Design hbridgecontroller, start of the top module:
module hbridgecontroller(
input PCLK, 				 
input PRESERN, 				 
input PSEL, 				 
input PENABLE, 				 
output wire PREADY, 		 
output wire PSLVERR,		 
input PWRITE,				 
input [31:0] PADDR,			 
input wire [31:0] PWDATA,	 
output reg [31:0] PRDATA,	 
output reg motor1_pwm,
output reg motor2_pwm,
output reg [1:0] motor1_ctrl,
output reg [1:0] motor2_ctrl
);
Size: about 2500 cells after synthesis, about 110 I/O pins, ~17000 sq um of cells after synthesis.
clock: 30.0 ns
lec_check: 0
abc_area: 1
cap_margin: 20
core_margin: 2
core_utilization: 49
cts_cluster_diameter: 386
cts_cluster_size: 98
place_density: 0.38
slew_margin: 20
run.sh (not shown) runs the stock make flow with config.mk's settings and CLKGATE_MAP_FILE=.
Next try:
--- a/flow/config.mk
+++ b/flow/config.mk
@@ -8 +7,0 @@
-export ABC_AREA = 1
@@ -11,4 +10,4 @@
-export CORE_UTILIZATION = 49
-export CTS_CLUSTER_DIAMETER = 386
-export CTS_CLUSTER_SIZE = 98
-export PLACE_DENSITY = 0.38
+export CORE_UTILIZATION = 40
+export CTS_CLUSTER_DIAMETER = 155
+export CTS_CLUSTER_SIZE = 100
+export SETUP_SLACK_MARGIN = 5.0
Core utilization came out lower by 9.3 points.
Wire length climbs by 25%.
Clock power is lower by about 2%.
Register-to-register slack is worse by 3.6 ns.
First-iteration DRC count grows by 120%.
Global-route usage barely changes.
Die area goes up by 21%.
Count of clock-buffer cells in the layout increases by 2.
Via count rose by 13%.
Power goes down by 2.4%.
Next try:
--- a/flow/config.mk
+++ b/flow/config.mk
@@ -7,0 +8 @@
+export ABC_AREA = 1
@@ -10,2 +11,2 @@
-export CORE_UTILIZATION = 40
-export CTS_CLUSTER_DIAMETER = 155
+export CORE_UTILIZATION = 55
+export CTS_CLUSTER_DIAMETER = 386
@@ -13 +14 @@
-export SETUP_SLACK_MARGIN = 5.0
+export PLACE_DENSITY_LB_ADDON = 0.23
- final area is lower slightly
- hold slack is about the same
- synthesized area went up slightly
- wire length came out lower by about a fifth
- synthesized cell count is higher by a little under a tenth
- utilization went up by 16 points
- maximum frequency goes up by about a fifth
- total power went up by a few percent
- non-clock buffer count came out lower by 9
- final cell count grows slightly

========
== lane 1 ==
hbridgecontroller again, from the RTL that the note above started with.
==> flow/design.v (excerpt) <==
module hbridgecontroller(
input PCLK, 				 
input PRESERN, 				 
input PSEL, 				 
input PENABLE, 				 
output wire PREADY, 		 
output wire PSLVERR,		 
input PWRITE,				 
input [31:0] PADDR,			 
input wire [31:0] PWDATA,	 
output reg [31:0] PRDATA,	 
output reg motor1_pwm,
output reg motor2_pwm,
output reg [1:0] motor1_ctrl,
output reg [1:0] motor2_ctrl
); 
assign PSLVERR = 0;
assign PREADY = 1;
wire write_enable = (PENABLE && PWRITE && PSEL);
wire read_enable = (!PWRITE && PSEL); 
wire M1CTRL_WRITE = write_enable && (PADDR[15:0] == 16'h0000);
wire M1CTRL_READ = read_enable && (PADDR[15:0] == 16'h0000);
wire M2CTRL_WRITE = write_enable && (PADDR[15:0] == 16'h0004);
wire M2CTRL_READ = read_enable && (PADDR[15:0] == 16'h0004);
wire M1SPEED_WRITE = write_enable && (PADDR[15:0] == 16'h0008);
wire M1SPEED_READ = read_enable && (PADDR[15:0] == 16'h0008);
wire M2SPEED_WRITE = write_enable && (PADDR[15:0] == 16'h000c);
wire M2SPEED_READ = read_enable && (PADDR[15:0] == 16'h000c);
reg [31:0] counter;
parameter PWM_PERIOD = 200000;   
reg [31:0] M1_duty, M2_duty;
reg [31:0] M1_duty_v, M2_duty_v;
always @(posedge PCLK)
begin
    if (!PRESERN) counter = 0;
    else if (counter >= PWM_PERIOD) counter = 0;
    else counter = counter + 1;
    if (counter < M1_duty && M1_duty > (PWM_PERIOD >> 4)) motor1_pwm <= 1;
    else motor1_pwm <= 0;
    if (counter < M2_duty && M2_duty > (PWM_PERIOD >> 4)) motor2_pwm <= 1;
    else motor2_pwm <= 0;
end
always @(posedge PCLK)
begin
    M1_duty_v = M1_duty;
    M2_duty_v = M2_duty;
	if(!PRESERN)
	begin
        M1_duty_v = 0;
        M2_duty_v = 0;
        motor1_ctrl = 2'b10;
        motor2_ctrl = 2'b10;
    end
    if (M1CTRL_WRITE)
    begin
        if (PWDATA != 0) motor1_ctrl = 2'b01;
        else motor1_ctrl = 2'b10;
    end
  ...
Settings: LEC_CHECK=0, ABC_AREA=1, CAP_MARGIN=0, CELL_PAD_IN_SITES_GLOBAL_PLACEMENT=2, CORE_ASPECT_RATIO=1.59, CORE_MARGIN=8, CORE_UTILIZATION=32, GPL_ROUTABILITY_DRIVEN=1, GPL_TIMING_DRIVEN=0, MIN_ROUTING_LAYER=met1, SLEW_MARGIN=35; clock period 30.0 ns.
What lane 2 does differently from lane 1 at the input level:
- MIN_ROUTING_LAYER removed (was met1)
- SLEW_MARGIN changed from 35 to 20
- CELL_PAD_IN_SITES_GLOBAL_PLACEMENT removed (was 2)
- GPL_ROUTABILITY_DRIVEN removed (was 1)
- ABC_AREA removed (was 1)
- CORE_ASPECT_RATIO removed (was 1.59)
- HOLD_SLACK_MARGIN newly set to 0.23
- GPL_TIMING_DRIVEN removed (was 0)
- CORE_MARGIN changed from 8 to 2
- CELL_PAD_IN_SITES_DETAIL_PLACEMENT newly set to 2
- CAP_MARGIN changed from 0 to 20
- CORE_UTILIZATION changed from 32 to 40
### Flow results
Diff lane 1 -> lane 2 | via count of the first global-routing pass | up by more than a quarter
Clock share of power: lane 2 and lane 1 compared, higher one is lane 2
Number of buffers outside the clock class in the layout was lower in the run labelled lane 2.
Lane 2 against lane 1: final standard cell count with taps included and fillers excluded went down by about 12%, clock edge transition at the registers on the reported setup and hold paths was more or less identical.
Delta (lane 2 minus lane 1): synthesized cell count decreased by 8.1% relative to the old numbers; sequential share of layout area increased by 0.33 points relative to the old numbers; met3 track demand over resource in global routing increased by 6.0 points relative to the old numbers; largest vdd supply drop increased by about 22% relative to the old numbers; yosys synthesis chip area decreased by about 0.6% relative to the old numbers.
What lane 2 reported for critical path depth has to be multiplied by 2.3 to get the figure for lane 1.
Here is what was changed in the inputs of lane 3 compared with lane 2.
- CTS_CLUSTER_SIZE now 47, previously not set
- HOLD_SLACK_MARGIN no longer set, was 0.23
- PLACE_DENSITY_LB_ADDON now 0.23, previously not set
- CTS_CLUSTER_DIAMETER now 386, previously not set
- CORE_UTILIZATION now 35, was 40
- CELL_PAD_IN_SITES_DETAIL_PLACEMENT no longer set, was 2
Findings:
Lane 3 vs lane 2 — number of antenna violations at the first check in global routing dropped 3. Lane 3 vs. lane 2: relative contribution of combinational cells to total power went down by 6.1 points. On area fraction of clock buffers and clock inverters, lane 2 and lane 3 are basically level. Of lane 2 and lane 3, the higher relative area change from synthesis to final layout belongs to lane 3. The proportion of total power due to net switching in lane 3 sits 6.8 points below the value recorded for lane 2. Die area delta (lane 3 − lane 2): unfavourable.
#### Input delta (lane 4 over lane 3)
- CORE_UTILIZATION changed from 35 to 68
- CTS_CLUSTER_SIZE changed from 47 to 93
- CTS_CLUSTER_DIAMETER changed from 386 to 398
- PLACE_DENSITY_LB_ADDON removed (was 0.23)
==> results <==
- Where via count is concerned, lane 3 is better than lane 4.
- Taking lane 3 as the reference, in lane 4 final core utilization +36 points; cell total in the yosys stat output has remained practically unchanged; clock skew +0.011 ns.
- In lane 4, the internal power of the cells came out 1.0% below the value in lane 3.
- Compared with lane 3, lane 4 degrades register-to-register setup slack.
- Lane 4 ends up with a part of the power in the clock network that is 1.4 points lower than in lane 3.
- On combinational group share of total power, the higher figure sits with lane 4, not lane 3.
- On multi-input logic area, lane 4 and lane 3 are neck and neck.
Here is what was changed in the inputs of lane 5 compared with lane 4.
- HOLD_SLACK_MARGIN now -0.01, previously not set
- MIN_ROUTING_LAYER now met2, previously not set
- CORE_ASPECT_RATIO now 1.59, previously not set
- GPL_ROUTABILITY_DRIVEN now 0, previously not set
- CTS_CLUSTER_SIZE no longer set, was 93
- CORE_UTILIZATION now 40, was 68
- CTS_CLUSTER_DIAMETER no longer set, was 398
- SLEW_MARGIN now 30, was 20
==> comparison <==
Lane 5: no failed stages, no open violations at the end. Lane 5 supports a lower top clock frequency than lane 4. Lane 5 has less setup slack than lane 4. From lane 4 to lane 5 the numbers moved as follows: total power of the final layout down 0.000018 W, reported net switching power lost 0.0000075 W. Any difference in clock insertion delay at the later pin of the skew report between lane 5 and lane 4 is small enough to ignore. Lane 4 → lane 5: count of library flops with an enable pin level; minimum clock period after layout moved up; count of vias placed by the detailed router moved up; synthesized area level; wire length moved up.

========
before:
The RTL this note starts from:
==> flow/design.v <==
module hbridgecontroller(
input PCLK, 				 
input PRESERN, 				 
input PSEL, 				 
input PENABLE, 				 
output wire PREADY, 		 
output wire PSLVERR,		 
input PWRITE,				 
input [31:0] PADDR,			 
input wire [31:0] PWDATA,	 
output reg [31:0] PRDATA,	 
output reg motor1_pwm,
output reg motor2_pwm,
output reg [1:0] motor1_ctrl,
output reg [1:0] motor2_ctrl
); 
assign PSLVERR = 0;
assign PREADY = 1;
wire write_enable = (PENABLE && PWRITE && PSEL);
wire read_enable = (!PWRITE && PSEL); 
wire M1CTRL_WRITE = write_enable && (PADDR[15:0] == 16'h0000);
wire M1CTRL_READ = read_enable && (PADDR[15:0] == 16'h0000);
wire M2CTRL_WRITE = write_enable && (PADDR[15:0] == 16'h0004);
wire M2CTRL_READ = read_enable && (PADDR[15:0] == 16'h0004);
wire M1SPEED_WRITE = write_enable && (PADDR[15:0] == 16'h0008);
wire M1SPEED_READ = read_enable && (PADDR[15:0] == 16'h0008);
wire M2SPEED_WRITE = write_enable && (PADDR[15:0] == 16'h000c);
wire M2SPEED_READ = read_enable && (PADDR[15:0] == 16'h000c);
reg [31:0] counter;
parameter PWM_PERIOD = 200000;   
reg [31:0] M1_duty, M2_duty;
reg [31:0] M1_duty_v, M2_duty_v;
always @(posedge PCLK)
begin
    if (!PRESERN) counter = 0;
    else if (counter >= PWM_PERIOD) counter = 0;
    else counter = counter + 1;
    if (counter < M1_duty && M1_duty > (PWM_PERIOD >> 4)) motor1_pwm <= 1;
    else motor1_pwm <= 0;
    if (counter < M2_duty && M2_duty > (PWM_PERIOD >> 4)) motor2_pwm <= 1;
    else motor2_pwm <= 0;
end
always @(posedge PCLK)
begin
    M1_duty_v = M1_duty;
    M2_duty_v = M2_duty;
	if(!PRESERN)
	begin
        M1_duty_v = 0;
        M2_duty_v = 0;
        motor1_ctrl = 2'b10;
        motor2_ctrl = 2'b10;
    end
    if (M1CTRL_WRITE)
    begin
        if (PWDATA != 0) motor1_ctrl = 2'b01;
        else motor1_ctrl = 2'b10;
    end
    else if (M1CTRL_READ)
    begin
        if (motor1_ctrl == 2'b10) PRDATA = 1;
        else PRDATA = 0;
    end
    if (M2CTRL_WRITE)
    begin
        if (PWDATA != 0) motor2_ctrl = 2'b01;
        else motor2_ctrl = 2'b10;
    end
    else if (M2CTRL_READ)
    begin
        if (motor2_ctrl == 2'b10) PRDATA = 1;
        else PRDATA = 0;
    end
    else if (M1SPEED_WRITE) 
    begin
        M1_duty_v = (PWM_PERIOD * PWDATA[15:0]) >> 8;
        if (M1_duty_v > PWM_PERIOD) M1_duty_v = PWM_PERIOD;
    end
    else if (M1SPEED_READ) PRDATA = ( M1_duty_v / PWM_PERIOD );
    else if (M2SPEED_WRITE) 
    begin
        M2_duty_v = (PWM_PERIOD * PWDATA[15:0]) >> 8;
        if (M2_duty_v > PWM_PERIOD) M2_duty_v = PWM_PERIOD;
    end
    else if (M2SPEED_READ) PRDATA = ( M2_duty_v / PWM_PERIOD );
    M1_duty <= M1_duty_v;
    M2_duty <= M2_duty_v;
end
endmodule
clock: 27.9 ns
lec_check: 0
cap_margin: 20
cell_pad_in_sites_detail_placement: 1
cell_pad_in_sites_global_placement: 2
core_margin: 2
core_utilization: 59
cts_cluster_diameter: 126
gpl_routability_driven: 0
place_density_lb_addon: 0.19
slew_margin: 20
tns_end_percent: 50
FAIL before @ global placement without I/O: tool exited with error
### before -> after
- a deleted TNS_END_PERCENT that had been 50
- a change of CORE_UTILIZATION from 59 to 40
- a deleted CTS_CLUSTER_DIAMETER that had been 126
- a deleted GPL_ROUTABILITY_DRIVEN that had been 0
- a deleted PLACE_DENSITY_LB_ADDON that had been 0.19
- a deleted CELL_PAD_IN_SITES_DETAIL_PLACEMENT that had been 1
- a deleted CELL_PAD_IN_SITES_GLOBAL_PLACEMENT that had been 2
- a change of the clock period (ns, I/O delays scaled along) from 27.9 to 30.0
## What came out
after: all stages complete, timing, DRC and antenna checks passed
Re synthesized area: no difference whatsoever between after and before.
On sequential-to-total area share from yosys stat, before and after are basically level.
Comparing before with after, the number of synthesized flops with an enable pin came out essentially unchanged.
When the final numbers for before and after were put side by side, the area of the core region turned out to be smaller in before.
The synthesized instance count on before is in line with that on after.
Floorplan core density ended up 20 points lower on after than on before.
The higher count of standard-cell rows came out of after.
As far as chip area in the Yosys report goes, after and before are indistinguishable; the numbers are identical.
before -> after: die height increased by more than 10%
Die area: after vs before up about 46%

========
Setup of lagoon:
RTL: the design.v shown in full above, as it stands there.
clock: 5.42 ns
lec_check: 0
abc_area: 1
cap_margin: 20
core_margin: 2
core_utilization: 72
cts_cluster_diameter: 374
cts_cluster_size: 99
place_density: 0.37
slew_margin: 20
tns_end_percent: 5
Seen in the log of lagoon: DPL-0038 during clock tree synthesis (4_1_cts), after which the run never completed.
diff inputs: lagoon => fjord
- clearing ABC_AREA, which used to be 1
- swapping 72 for 61 in CORE_UTILIZATION
- clearing PLACE_DENSITY, which used to be 0.37
- clearing TNS_END_PERCENT, which used to be 5
- clearing CTS_CLUSTER_SIZE, which used to be 99
- clearing CTS_CLUSTER_DIAMETER, which used to be 374
- swapping 5.42 for 17.3 in the clock period (ns, I/O delays scaled along)
[summary]
fjord: flow completed, timing, DRC and antenna clean
And-or/or-and share of the synthesized area sits higher in fjord than in lagoon.
Area of the core deteriorates in fjord relative to lagoon.
Post-synth design cell area is higher on lagoon
Changes observed in fjord relative to lagoon: total placed instance area shrank by 2800 sq um, cell count after synthesis now sits lower.
[inputs] tundra vs fjord
- changing CORE_UTILIZATION from 61 to 57
- changing the clock period (ns, I/O delays scaled along) from 17.3 to 14.8
Findings:
To summarise tundra: no stage aborted, but the layout did not pass its checks, failing on negative setup slack.
Changes observed in tundra relative to fjord: total net switching power went up, met3 layer wire length in the routed design went up.
Taking fjord over tundra, the total length of routed met2 wires ratio works out to 0.78.
The setup slack of tundra is smaller than that of fjord.
As far as area reported by Yosys stat goes, fjord and tundra are indistinguishable; the numbers are identical.
Wire: tundra routes more than fjord
More vias were needed by tundra than by fjord.
Going from fjord to tundra, clock share of power rose 0.7 points; violation tally from detailed-route iteration zero rose about 24%.
Input-level comparison between garnet and tundra:
- setting CTS_CLUSTER_SIZE to 76 for the first time
- setting CTS_CLUSTER_DIAMETER to 52 for the first time
- setting ABC_AREA to 1 for the first time
- changing the clock period (ns, I/O delays scaled along) from 14.8 to 13.6
Notes after the runs:
garnet against tundra; number of gates on the worst path with buffers counted is up by more than 100%.
For internal power of the cells, dividing the value from garnet by the value from tundra gives 1.06.
The cell with the largest stage delay on the worst path comes out nand4_4 in one run and a2111oi_4 in the other, namely in garnet and tundra respectively.
Nothing crashed in garnet and all stages finished; the problem is that the final layout failed, the offending checks being negative setup slack.
The higher highest cell delay on the worst timing path of tundra and garnet is in tundra.
Delta (garnet minus tundra): setup slack climbed 0.27 ns, die size climbed 180 sq um, area added between synthesis and finish dropped 4.4 points.
> inputs changed (garnet -> pepper)
- CTS_CLUSTER_DIAMETER removed (was 52)
- CTS_CLUSTER_SIZE removed (was 76)
- CORE_UTILIZATION changed from 57 to 68
- the clock period (ns, I/O delays scaled along) changed from 13.6 to 21.2
==> results <==
- pepper went all the way through the flow, and no timing, DRC or antenna check failed.
- | sequential share of layout area | pepper vs garnet | 3.3 points higher |
- Core region area: pepper vs garnet down about 17%
- Taking garnet as the reference, in pepper final core utilization decreased by 6.7 points relative to the old numbers, total of plain and repair buffers excluding clock buffers now sits lower, count of fill cells added during filler insertion rose by about 3.7%.
> inputs changed (pepper -> nickel)
- clearing ABC_AREA, which used to be 1
- swapping 21.2 for 24.5 in the clock period (ns, I/O delays scaled along)
Results
- nickel | stages: all done | timing, DRC, antenna: all pass
- Diff pepper -> nickel: count of clock-buffer cells in the layout moved down; wire length on met3 moved up; post-synthesis to final-layout area growth moved up; via count moved up.
- In nickel, the fraction of the mapped netlist area in compound gates came out 17 points above the value in pepper.
- ~same vertical die dimension in pepper and nickel
- pepper reports its master of the slowest instance on the critical path as nand3_4 while nickel reports mux2i_1.
- Share of the core filled with cells in the final layout, pepper and nickel: lower on pepper
- nickel: part of the total power dissipated in combinational logic is 0.6 points lower than what pepper reported.
Power is estimated from default activity; no workload was simulated.
